==> 12-21 <==
==> flow/design.v <==
module izhikevich_neuron #(parameter DT = 16'h0100)  
(
    input wire clk,
    input wire rst,
    input wire [15:0] I,           
    output reg spike               
);
    reg signed [15:0] v, u;
    wire signed [15:0] a = 16'h0051;    
    wire signed [15:0] b = 16'h0200;    
    wire signed [15:0] c = -16'sd16640;  
    wire signed [15:0] d = 16'h0800;    
    wire signed [15:0] v_sq;
    wire signed [15:0] term1, term2, term3, dv_raw, du_raw;
    wire signed [15:0] bv;
    localparam signed [15:0] V_THRESH = 16'd7680;  
    cordic_mult sq_v (.x(v), .y(v), .out(v_sq));
    cordic_mult mul_004 (.x(16'h0148), .y(v_sq), .out(term1));
    cordic_mult mul_5v (.x(16'h0500), .y(v), .out(term2));
    assign term3 = 16'd35840;  
    assign dv_raw = term1 + term2 + term3 - u + I;
    cordic_mult mul_bv (.x(b), .y(v), .out(bv));
    assign du_raw = (bv - u);
    wire signed [15:0] du;
    cordic_mult mul_a (.x(a), .y(du_raw), .out(du));
    wire signed [31:0] dv_dt = dv_raw * $signed(DT);
    wire signed [31:0] du_dt = du * $signed(DT);
    always @(posedge clk or posedge rst) begin
        if (rst) begin
            v <= c;
            u <= 0;
            spike <= 0;
        end else begin
            if (v >= V_THRESH) begin
                v <= c;
                u <= u + d;
                spike <= 1;
            end else begin
                v <= v + dv_dt[23:8];  
                u <= u + du_dt[23:8];
                spike <= 0;
            end
        end
    end
endmodule
module cordic_mult(
    input signed [15:0] x,
    input signed [15:0] y,
    output signed [15:0] out
);
    wire signed [31:0] temp;
    assign temp = x * y;
    assign out = temp[23:8];  
endmodule
==> flow/run.sh <==
#!/bin/bash
# the make line also repeats each setting of config.mk as NAME=value (left out here)
make -C /OpenROAD-flow-scripts/flow DESIGN_CONFIG=/design/flow/config.mk WORK_HOME=/design/flow/orfs CLKGATE_MAP_FILE= finish
==> flow/config.mk <==
export PLATFORM = sky130hd
export DESIGN_NAME = izhikevich_neuron
export DESIGN_NICKNAME = izhikevich_neuron
export VERILOG_FILES = /design/flow/design.v
export SDC_FILE = /design/flow/constraint.sdc
export NUM_CORES = 4
export LEC_CHECK = 0
export ABC_AREA = 1
export CAP_MARGIN = 20
export CORE_ASPECT_RATIO = 0.7
export CORE_MARGIN = 2
export CORE_UTILIZATION = 72
export CTS_CLUSTER_DIAMETER = 332
export CTS_CLUSTER_SIZE = 100
export PLACE_DENSITY = 0.6
export SETUP_SLACK_MARGIN = 3.96
export SLEW_MARGIN = 20
export TNS_END_PERCENT = 10
==> flow/constraint.sdc <==
create_clock -name core_clock -period 13.4 [get_ports {clk}]
set_input_delay 2.6800 -clock core_clock [delete_from_list [all_inputs] [get_ports {clk}]]
set_output_delay 2.6800 -clock core_clock [all_outputs]
set_load 0.01 [all_outputs]
==> 01-11: changes against 12-21 <==
- ABC_AREA: 1 -> unset
- CORE_ASPECT_RATIO: 0.7 -> unset
- CORE_UTILIZATION: 72 -> 40
- CTS_CLUSTER_DIAMETER: 332 -> unset
- CTS_CLUSTER_SIZE: 100 -> unset
- SETUP_SLACK_MARGIN: 3.96 -> unset
- TNS_END_PERCENT: 10 -> unset
==> flow/constraint.sdc (replaced) <==
create_clock -name core_clock -period 11.7 [get_ports {clk}]
set_input_delay 2.3400 -clock core_clock [delete_from_list [all_inputs] [get_ports {clk}]]
set_output_delay 2.3400 -clock core_clock [all_outputs]
set_load 0.01 [all_outputs]
==> results <==
metric                                                               01-11        12-21
Endpoint of the most critical register-to-register path              v[15]        v[13]
Slew Limit Headroom                                                 0.3569       0.5844
# Cells Yosys                                                        1,637        2,026
Outcome                                   no timing/DRC/antenna violations  no timing/DRC/antenna violations
Die Footprint                                                  38,150 um^2  23,000 um^2
Tapcells inserted                                                      468          282
Insertion delay at the late pin of the worst-skew pair             0.29 ns      0.30 ns
Post-synthesis mux area share                                     0.002905            0
Combined buffer and inverter count along the critical path               9           12
DR vias                                                             10,502       13,447
Number of signal-net buffers in the layout                             118           98
Floorplan net count                                                  2,156        2,545
Tightest Pin Transition                                          0.9588 ns    0.6212 ns
Post-synthesis share of cell area spent on xor and xnor gates      0.07092      0.04618
Upper clock frequency limit                                      87.54 MHz    90.82 MHz
Final worst slack                                                0.2760 ns     2.389 ns
Distinct cells, synth                                                   56           49
Comb. cell area                                                12,400 um^2  13,310 um^2
Worst EP required                                                 11.92 ns     13.61 ns
Post-CTS setup repair buffer count                                       1           61
Cells after Synth                                                    1,637        2,026
